==> flow/design.v <==
module mult(y,a,b);  
	output logic [15:0] y;
	input  logic [7:0] a,b;
	logic [15:0] y_tmp;
	logic [7:0]  a_tmp;
	logic [7:0]  b_tmp;
	logic [14:0] c1;
	logic [10:0] c2;            
	logic [14:0] out1;
	logic [12:0] out2;
	logic [10:0] out3;
	logic [8:0]  out4;
	logic [14:0] m_temp0;
	logic [13:0] m_temp1;
	logic [12:0] m_temp2;
	logic [11:0] m_temp3;
	logic [10:0] m_temp4;
	logic [9:0]  m_temp5;
	logic [8:0]  m_temp6;
	logic [7:0]  m_temp7;
	always_comb
		begin
			if(a[7])
				begin
					a_tmp = ~a+1'b1;
					if(b[7])
						begin
							b_tmp = ~b+1'b1;
							y = y_tmp ;
						end
					else
						begin
							b_tmp = b;
							y = ~y_tmp+1'b1;
						end
				end
			else
				begin
					a_tmp = a;
					if(b[7])
						begin
							b_tmp = ~b+1'b1;
							y = ~y_tmp+1'b1;
						end
					else
						begin
							b_tmp = b;
							y = y_tmp;
						end
				end
		end
	always_comb
		begin
			out1 = m_temp0 + m_temp1;
			out2 = m_temp2 + m_temp3;
			out3 = m_temp4 + m_temp5;
			out4 = m_temp6 + m_temp7;
			c1   = out1    + out2;
			c2   = out3    + out4;
			y_tmp= c1      + c2;
		end
	always_comb
		begin		
			m_temp0[14:7] = b_tmp[7]?a_tmp:8'b00000000;
			m_temp0[6:0]  = 7'b0000000;
			m_temp1[13:6] = b_tmp[6]?a_tmp:8'b00000000;
			m_temp1[5:0]  = 6'b000000;
			m_temp2[12:5] = b_tmp[5]?a_tmp:8'b00000000;
			m_temp2[4:0]  = 5'b00000;
			m_temp3[11:4] = b_tmp[4]?a_tmp:8'b00000000;
			m_temp3[3:0]  = 4'b0000;
			m_temp4[10:3] = b_tmp[3]?a_tmp:8'b00000000;
			m_temp4[2:0]  = 3'b000;
			m_temp5[9:2]  = b_tmp[2]?a_tmp:8'b00000000;
			m_temp5[1:0]  = 2'b00;
			m_temp6[8:1]  = b_tmp[1]?a_tmp:8'b00000000;
			m_temp6[0]    = 1'b0;
			m_temp7       = b_tmp[0]?a_tmp:8'b00000000;
		end
endmodule
	module cnm(rep,imp,rea,ima,req,imq);  
	output logic signed[15:0] rep, imp;
	input  logic signed[7:0] rea, req, ima, imq;
	logic signed[15:0] y0,y1,y2,y3;
	mult reaXreq (.y(y0), .a(rea), .b(req));
	mult imaXimq (.y(y1), .a(ima), .b(imq));
	mult reaXimq (.y(y2), .a(rea), .b(imq));
	mult imaXreq (.y(y3), .a(ima), .b(req));
	always_comb
		begin
			rep = y0-y1;
			imp = y2+y3;
		end
endmodule
module cnm_top (
    input  logic               clk,
    input  logic               rst,
    input  logic               in_valid,
    input  logic signed [7:0]  rea,
    input  logic signed [7:0]  ima,
    input  logic signed [7:0]  req,
    input  logic signed [7:0]  imq,
    output logic               out_valid,
    output logic signed [15:0] rep,
    output logic signed [15:0] imp
);
    logic signed [7:0]  rea_r, ima_r, req_r, imq_r;
    logic               valid_r;
    logic signed [15:0] rep_c, imp_c;
    cnm cnm (.rep(rep_c), .imp(imp_c), .rea(rea_r), .ima(ima_r), .req(req_r), .imq(imq_r));
    always_ff @(posedge clk) begin
        rea_r <= rea;
        ima_r <= ima;
        req_r <= req;
        imq_r <= imq;
        rep   <= rep_c;
        imp   <= imp_c;
        if (rst) begin
            valid_r   <= 1'b0;
            out_valid <= 1'b0;
        end else begin
            valid_r   <= in_valid;
            out_valid <= valid_r;
        end
    end
endmodule
==> flow/config.mk <==
export PLATFORM = sky130hd
export DESIGN_NAME = cnm_top
export DESIGN_NICKNAME = cnm_top
export VERILOG_FILES = /design/flow/design.v
export SDC_FILE = /design/flow/constraint.sdc
export NUM_CORES = 4
export LEC_CHECK = 0
export ABC_AREA = 1
export CAP_MARGIN = 0
export CELL_PAD_IN_SITES_DETAIL_PLACEMENT = 0
export CORE_MARGIN = 2
export CORE_UTILIZATION = 70
export CTS_CLUSTER_DIAMETER = 231
export CTS_CLUSTER_SIZE = 15
export GPL_TIMING_DRIVEN = 1
export SETUP_SLACK_MARGIN = -0.06
export SLEW_MARGIN = 40
export TNS_END_PERCENT = 20
==> flow/constraint.sdc <==
create_clock -name core_clock -period 1.47 [get_ports {clk}]
set_input_delay 0.2940 -clock core_clock [delete_from_list [all_inputs] [get_ports {clk}]]
set_output_delay 0.2940 -clock core_clock [all_outputs]
set_load 0.01 [all_outputs]
run.sh (not shown) runs the stock make flow with config.mk's settings and CLKGATE_MAP_FILE=.
The first run failed in 4_1_cts, error DPL-0038.
Then changed:
Settings changed: ABC_AREA 1 to default, CAP_MARGIN 0 to 20, CELL_PAD_IN_SITES_DETAIL_PLACEMENT 0 to default, CORE_UTILIZATION 70 to 40, CTS_CLUSTER_DIAMETER 231 to default, CTS_CLUSTER_SIZE 15 to default, GPL_TIMING_DRIVEN 1 to default, SETUP_SLACK_MARGIN -0.06 to default, SLEW_MARGIN 40 to 20, TNS_END_PERCENT 20 to default.
Clock period 1.47 ns to 6.85 ns, I/O delays scaled along.
What happened:
- Now the flow completed with no timing, DRC or antenna violations
- synthesized area fell by 8.3%
- die size went up by 59%
- synthesized cell count drops by about 24%
Then changed:
Settings changed: CTS_CLUSTER_SIZE from default to 55, PLACE_DENSITY_LB_ADDON from default to 0.16, SLEW_MARGIN 20 to 35, TNS_END_PERCENT from default to 80.
Clock period 6.85 ns to 7.0 ns, I/O delays scaled along.
Critical path depth rises by 3.
Synthesized area does not change.
Clock-buffer cell count shrinks by 2.
Cell count went down by 2.7%.
Worst setup slack improved by 0.074 ns.
Then changed:
Settings changed: ABC_AREA from default to 1, CORE_UTILIZATION 40 to 17, CTS_CLUSTER_DIAMETER from default to 181, CTS_CLUSTER_SIZE 55 to 31, GPL_TIMING_DRIVEN from default to 0.
=>
- The new run finished clean
- wire length rises by 35%
- die area increases to 2.5 times its value
- synthesized cell count grows by 32%
- sequential share of layout area is lower by 0.79 points
- via count came out higher by 19%
- clock skew is about the same
- cell area rises by 10%
Then changed:
Settings changed: ABC_AREA 1 to 0, CORE_ASPECT_RATIO from default to 1.84, CORE_UTILIZATION 17 to 35, CTS_CLUSTER_DIAMETER 181 to 378, CTS_CLUSTER_SIZE 31 to 100, GPL_TIMING_DRIVEN 0 to default, PLACE_DENSITY_LB_ADDON 0.16 to default, SLEW_MARGIN 35 to 20, TNS_END_PERCENT 80 to default.
After rerunning:
- via count went down by roughly a tenth
- wire length went down by about a fifth
- setup slack got worse by 0.17 ns
- utilization goes up by 24 points
Then changed:
Settings changed: ABC_AREA 0 to 1, CORE_UTILIZATION 35 to 66, CTS_CLUSTER_DIAMETER 378 to 203.
=>
- The changed run ran to the end with no violations
- routed wire length shrinks by 0.88%
- die area shrinks by 41%
- sequential share of layout area grows by 0.37 points
- setup slack improved by 0.14 ns

========
RTL: the design.v shown in full above, as it stands there.
clock: 7.0 ns
lec_check: 0
abc_area: 1
cap_margin: 20
core_aspect_ratio: 1.84
core_margin: 2
core_utilization: 66
cts_cluster_diameter: 203
cts_cluster_size: 100
place_density: 0.87
slew_margin: 20
tns_end_percent: 20
The starting point ran to the end with no violations.
Change:
ABC_AREA = unset   (was 1)
CORE_ASPECT_RATIO = unset   (was 1.84)
CORE_UTILIZATION = 40   (was 66)
CTS_CLUSTER_DIAMETER = unset   (was 203)
CTS_CLUSTER_SIZE = unset   (was 100)
PLACE_DENSITY = unset   (was 0.87)
TNS_END_PERCENT = unset   (was 20)
Outcome: Die area climbs by about 50%. Worst setup slack degrades by 0.090 ns. Fmax drops by 1.3%. Cell count drops by about 12%.
Change:
ABC_AREA = 1   (was unset)
CORE_ASPECT_RATIO = 0.5   (was unset)
CORE_MARGIN = 8   (was 2)
CORE_UTILIZATION = 66   (was 40)
CTS_CLUSTER_DIAMETER = 203   (was unset)
CTS_CLUSTER_SIZE = 100   (was unset)
TNS_END_PERCENT = 20   (was unset)
Outcome: Non-clock buffer count falls by 60; design area is about the same; clock-buffer cell count falls by 1; first-iteration DRC count rises by about 50%; via count rises by 17%; synthesized cell count rises by about 30%; maximum frequency rises by 2.2%; wire length rises by 6.8%.

========
// cnm_top: RTL as listed in full above, without the edits since
clock: 4.54 ns
lec_check: 0
abc_area: 1
cap_margin: 0
cell_pad_in_sites_detail_placement: 0
core_aspect_ratio: 0.5
core_margin: 7
core_utilization: 43
cts_cluster_diameter: 170
cts_cluster_size: 99
gpl_timing_driven: 0
hold_slack_margin: -0.08
place_density_lb_addon: 0.01
slew_margin: 40
tns_end_percent: 20
The first run ran to the end with violations: negative setup slack.
Next try:
- CORE_ASPECT_RATIO: 0.5 -> not set
- CORE_MARGIN: 7 -> 5
- CORE_UTILIZATION: 43 -> 41
- GPL_TIMING_DRIVEN: 0 -> 1
- HOLD_SLACK_MARGIN: -0.08 -> not set
The new run reached the layout checks and failed them: negative setup slack.
Setup slack improved by 0.26 ns.
Global-route usage grows by 1.4 points.
Die area shrinks by about 0.5%.
Count of clock-buffer cells in the layout grows by 1.
Synthesized cell count does not change.
Area after synthesis stays the same.
Routed wire length grows by about 3.5%.
Sequential share of layout area shrinks by 1.2 points.

========
Starts from the design.v that is shown in full above.
Settings: LEC_CHECK=0, ABC_AREA=0, CAP_MARGIN=40, CORE_MARGIN=2, CORE_UTILIZATION=72, CTS_CLUSTER_DIAMETER=394, CTS_CLUSTER_SIZE=10, PLACE_DENSITY=0.77, SETUP_SLACK_MARGIN=0.89, SLEW_MARGIN=20, TNS_END_PERCENT=5; clock period 2.97 ns.
The first run failed in detailed placement, error DPL-0033.
==> next run, changes <==
ABC_AREA = not set   (was 0)
CAP_MARGIN = 20   (was 40)
CORE_UTILIZATION = 40   (was 72)
CTS_CLUSTER_DIAMETER = not set   (was 394)
CTS_CLUSTER_SIZE = 84   (was 10)
PLACE_DENSITY = not set   (was 0.77)
SETUP_SLACK_MARGIN = 0.07   (was 0.89)
TNS_END_PERCENT = not set   (was 5)
clock period = 7.0 ns   (was 2.97 ns; I/O delays follow)
This time the run passed the timing, design-rule and antenna checks.
Area after synthesis is unchanged.
Synthesized cell count stays the same.
Die area came out higher by 77%.
==> next run, changes <==
CORE_UTILIZATION = 68   (was 40)
CTS_CLUSTER_SIZE = 27   (was 84)
SETUP_SLACK_MARGIN = not set   (was 0.07)
clock period = 2.21 ns   (was 7.0 ns; I/O delays follow)
The changed run never finished: it broke off in clock tree synthesis, error DPL-0038.
Die area drops by 40%.
Area after synthesis stays the same.
Synthesized cell count stays the same.
==> next run, changes <==
ABC_AREA = 1   (was not set)
CORE_UTILIZATION = 66   (was 68)
CTS_CLUSTER_DIAMETER = 41   (was not set)
CTS_CLUSTER_SIZE = 71   (was 27)
clock period = 6.54 ns   (was 2.21 ns; I/O delays follow)
Result: The new run finished with timing, DRC and antenna clean. Area after synthesis came out higher by 9.1%. Die area went up by 12%. Synthesized cell count rose by 32%.

========
RTL: the design.v shown in full above, as it stands there.
Settings: LEC_CHECK=0, ABC_AREA=1, CAP_MARGIN=20, CORE_MARGIN=2, CORE_UTILIZATION=72, CTS_CLUSTER_DIAMETER=228, CTS_CLUSTER_SIZE=22, PLACE_DENSITY_LB_ADDON=0.26, SETUP_SLACK_MARGIN=1.04, SLEW_MARGIN=20; clock period 7.24 ns.
The baseline did not get past global routing (GRT-0232).
Change:
Settings changed: CORE_UTILIZATION 72 to 66, PLACE_DENSITY_LB_ADDON 0.26 to unset, SETUP_SLACK_MARGIN 1.04 to 0.05.
The changed run finished clean.
Area after synthesis stays the same.
Synthesized cell count does not change.
Die area rose by 8.8%.
Change:
Settings changed: ABC_AREA 1 to unset, CORE_UTILIZATION 66 to 45, CTS_CLUSTER_DIAMETER 228 to unset, CTS_CLUSTER_SIZE 22 to unset, SETUP_SLACK_MARGIN 0.05 to unset.
Clock period 7.24 ns to 6.85 ns, I/O delays scaled along.
Clock skew is about the same; setup slack is worse by 0.35 ns; final area climbs by roughly a tenth; worst hold slack is better by 0.013 ns; global-route usage falls by 9.8 points; sequential share of layout area came out lower by 0.77 points; via count decreases by roughly a tenth.
Change:
Settings changed: ABC_AREA set to 1, CORE_UTILIZATION 45 to 62.
Clock period 6.85 ns to 7.94 ns, I/O delays scaled along.
Result:
- routed wire length came out higher slightly
- cell count came out higher by roughly a tenth
- cell area came out lower by roughly a tenth
- via count came out higher by roughly a tenth
- die size came out lower by about a fifth
- setup slack improved by 0.53 ns
- global-route usage came out higher by 7.3 points
Change:
Settings changed: ABC_AREA 1 to unset, CORE_UTILIZATION 62 to 66, CTS_CLUSTER_DIAMETER set to 41.
Clock period 7.94 ns to 6.54 ns, I/O delays scaled along.
This time the run finished but failed the layout checks on setup timing.
Final area increases by 16%.
Worst setup slack got worse by 1.8 ns.
Die area decreases by about 14%.
Via count increases by 6.6%.

========
job 2013:
Starts from the design.v that is shown in full above.
export LEC_CHECK = 0
export ABC_AREA = 1
export CAP_MARGIN = 5
export CELL_PAD_IN_SITES_DETAIL_PLACEMENT = 1
export CELL_PAD_IN_SITES_GLOBAL_PLACEMENT = 3
export CORE_MARGIN = 7
export CORE_UTILIZATION = 36
export CTS_CLUSTER_SIZE = 17
export GPL_ROUTABILITY_DRIVEN = 0
export GPL_TIMING_DRIVEN = 1
export MAX_ROUTING_LAYER = met5
export MIN_ROUTING_LAYER = met2
export PLACE_DENSITY_LB_ADDON = 0.3
export SLEW_MARGIN = 5
export TNS_END_PERCENT = 35
create_clock -name core_clock -period 5.9 [get_ports {clk}]
Job 2013 ran in full, but the layout does not pass; the checks complain about negative setup slack.
Here is what was changed in the inputs of job 272 compared with job 2013.
Settings: ABC_AREA: 1 -> unset; GPL_ROUTABILITY_DRIVEN: 0 -> unset; CELL_PAD_IN_SITES_GLOBAL_PLACEMENT: 3 -> unset; CORE_UTILIZATION: 36 -> 68; PLACE_DENSITY_LB_ADDON: 0.3 -> 0.01; SLEW_MARGIN: 5 -> 40; MAX_ROUTING_LAYER: met5 -> met4; SETUP_SLACK_MARGIN: unset -> 1.19; MIN_ROUTING_LAYER: met2 -> unset; TNS_END_PERCENT: 35 -> 50; the clock period (ns, I/O delays scaled along): 5.9 -> 4.54.
### Flow results
Job 272: it failed with a tool error in detailed placement (3_5_place_dp), so there are no final results. The placeable core region in job 2013 is 2.1 times that in job 272. Die extent in x down 59 um in job 272 wrt job 2013. Looking only at synthesized area, and setting everything else aside, the lower value of job 2013 and job 272 goes to job 272. Sort job 2013 and job 272 by synthesized cell count asc -> top: job 272. Vertical die dimension was lower in the run labelled job 272. Re starting density of the core: job 272 is 33 points up on job 2013. Job 272 vs job 2013, largest family of logic cells by area: adder cells vs simple AND/OR/NAND/NOR gates. Summary: with job 2013 as the reference, area of the chip in job 272 moved down by more than a quarter.
Changes in job 200 relative to job 272:
Settings: a change of CAP_MARGIN from 5 to 0; a change of TNS_END_PERCENT from 50 to 20; a deleted MAX_ROUTING_LAYER that had been met4; an added ABC_AREA of 1; a change of CORE_MARGIN from 7 to 2; a change of CORE_UTILIZATION from 68 to 66; a change of CELL_PAD_IN_SITES_DETAIL_PLACEMENT from 1 to 0; a deleted PLACE_DENSITY_LB_ADDON that had been 0.01; a change of SETUP_SLACK_MARGIN from 1.19 to -0.06; a change of the clock period (ns, I/O delays scaled along) from 4.54 to 1.47.
Notes after the runs:
As the logs show, job 200 stopped at global routing (5_1_grt) after a tool error, so it never reached the end of the flow. For chip area estimate from yosys synthesis, dividing the value from job 272 by the value from job 200 gives 0.917. On die size, job 272 loses to job 200. The number of library cell types mapped by synthesis of job 200 falls short of that of job 272 by 15. [job 200] xor-xnor portion of the synthesized cell area fell 7.5 points relative to job 272. Between job 272 and job 200, the flow reports area of the core increasing by more than 10%. Post-synthesis cell area (higher): job 200. For the synthesized cell count, job 200 came in 32% higher than job 272 did. Going from job 272 to job 200, y dimension of the die down 1.9 um, routability congestion estimate up 1.3%, simple-gate area share of the yosys netlist up 12 points, core utilization at floorplan down 2.2 points.
The following lists how job 2453 was set up differently from job 200:
Settings: CTS_CLUSTER_SIZE changed from 17 to 99; CORE_UTILIZATION changed from 66 to 43; SETUP_SLACK_MARGIN removed (was -0.06); HOLD_SLACK_MARGIN newly set to -0.08; CORE_ASPECT_RATIO newly set to 0.5; CTS_CLUSTER_DIAMETER newly set to 170; PLACE_DENSITY_LB_ADDON newly set to 0.01; CORE_MARGIN changed from 2 to 5; the clock period (ns, I/O delays scaled along) changed from 1.47 to 4.54.
## What came out
- Nothing crashed in job 2453 and all stages finished; the problem is that the final layout failed, the offending checks being negative setup slack.
- Job 2453 vs. job 200: number of H-tree levels flat, area of the core up about 55%, post-CTS setup buffer count down 20, total die size up 0.014 mm2, effective utilization at floorplan down 24 points.
- On share of synthesized cell area in full adder, half adder and majority cells, job 200 and job 2453 are basically level.
- Half-perimeter wire length after detailed placement: job 2453 better than job 200
- Taking job 200 as the reference, in job 2453 number of cell rows fell about 12%, worst slack at placement saw an increase.
For job 9170, these inputs were changed with respect to job 2453:
Settings: changing CTS_CLUSTER_SIZE from 99 to 17; setting GPL_ROUTABILITY_DRIVEN to 0 for the first time; changing CAP_MARGIN from 0 to 5; removing CORE_ASPECT_RATIO (formerly 0.5); setting MIN_ROUTING_LAYER to met2 for the first time; changing PLACE_DENSITY_LB_ADDON from 0.01 to 0.3; changing TNS_END_PERCENT from 20 to 35; removing CTS_CLUSTER_DIAMETER (formerly 170); removing HOLD_SLACK_MARGIN (formerly -0.08); setting MAX_ROUTING_LAYER to met4 for the first time; changing CORE_UTILIZATION from 43 to 68; removing ABC_AREA (formerly 1); changing CELL_PAD_IN_SITES_DETAIL_PLACEMENT from 0 to 1; changing CORE_MARGIN from 5 to 7.
In the summary table, job 9170 is marked failed, with error DPL-0033 raised in detailed placement (3_5_place_dp). | share of the synthesized netlist area taken by xor and xnor gates | lower: job 2453 |. Going from job 2453 to job 9170, the die area was shrunk. Number of library cell types mapped by synthesis: job 2453 and job 9170 compared, lower one is job 2453. In the tables for job 2453 and job 9170, share of synthesized cell area in and-or and or-and compound cells reads lower with job 2453. Compared with job 2453, job 9170 shows synthesized cell count lower by 24%. Comparing job 2453 and job 9170, the higher post-synthesis chip area from yosys was measured on job 2453.
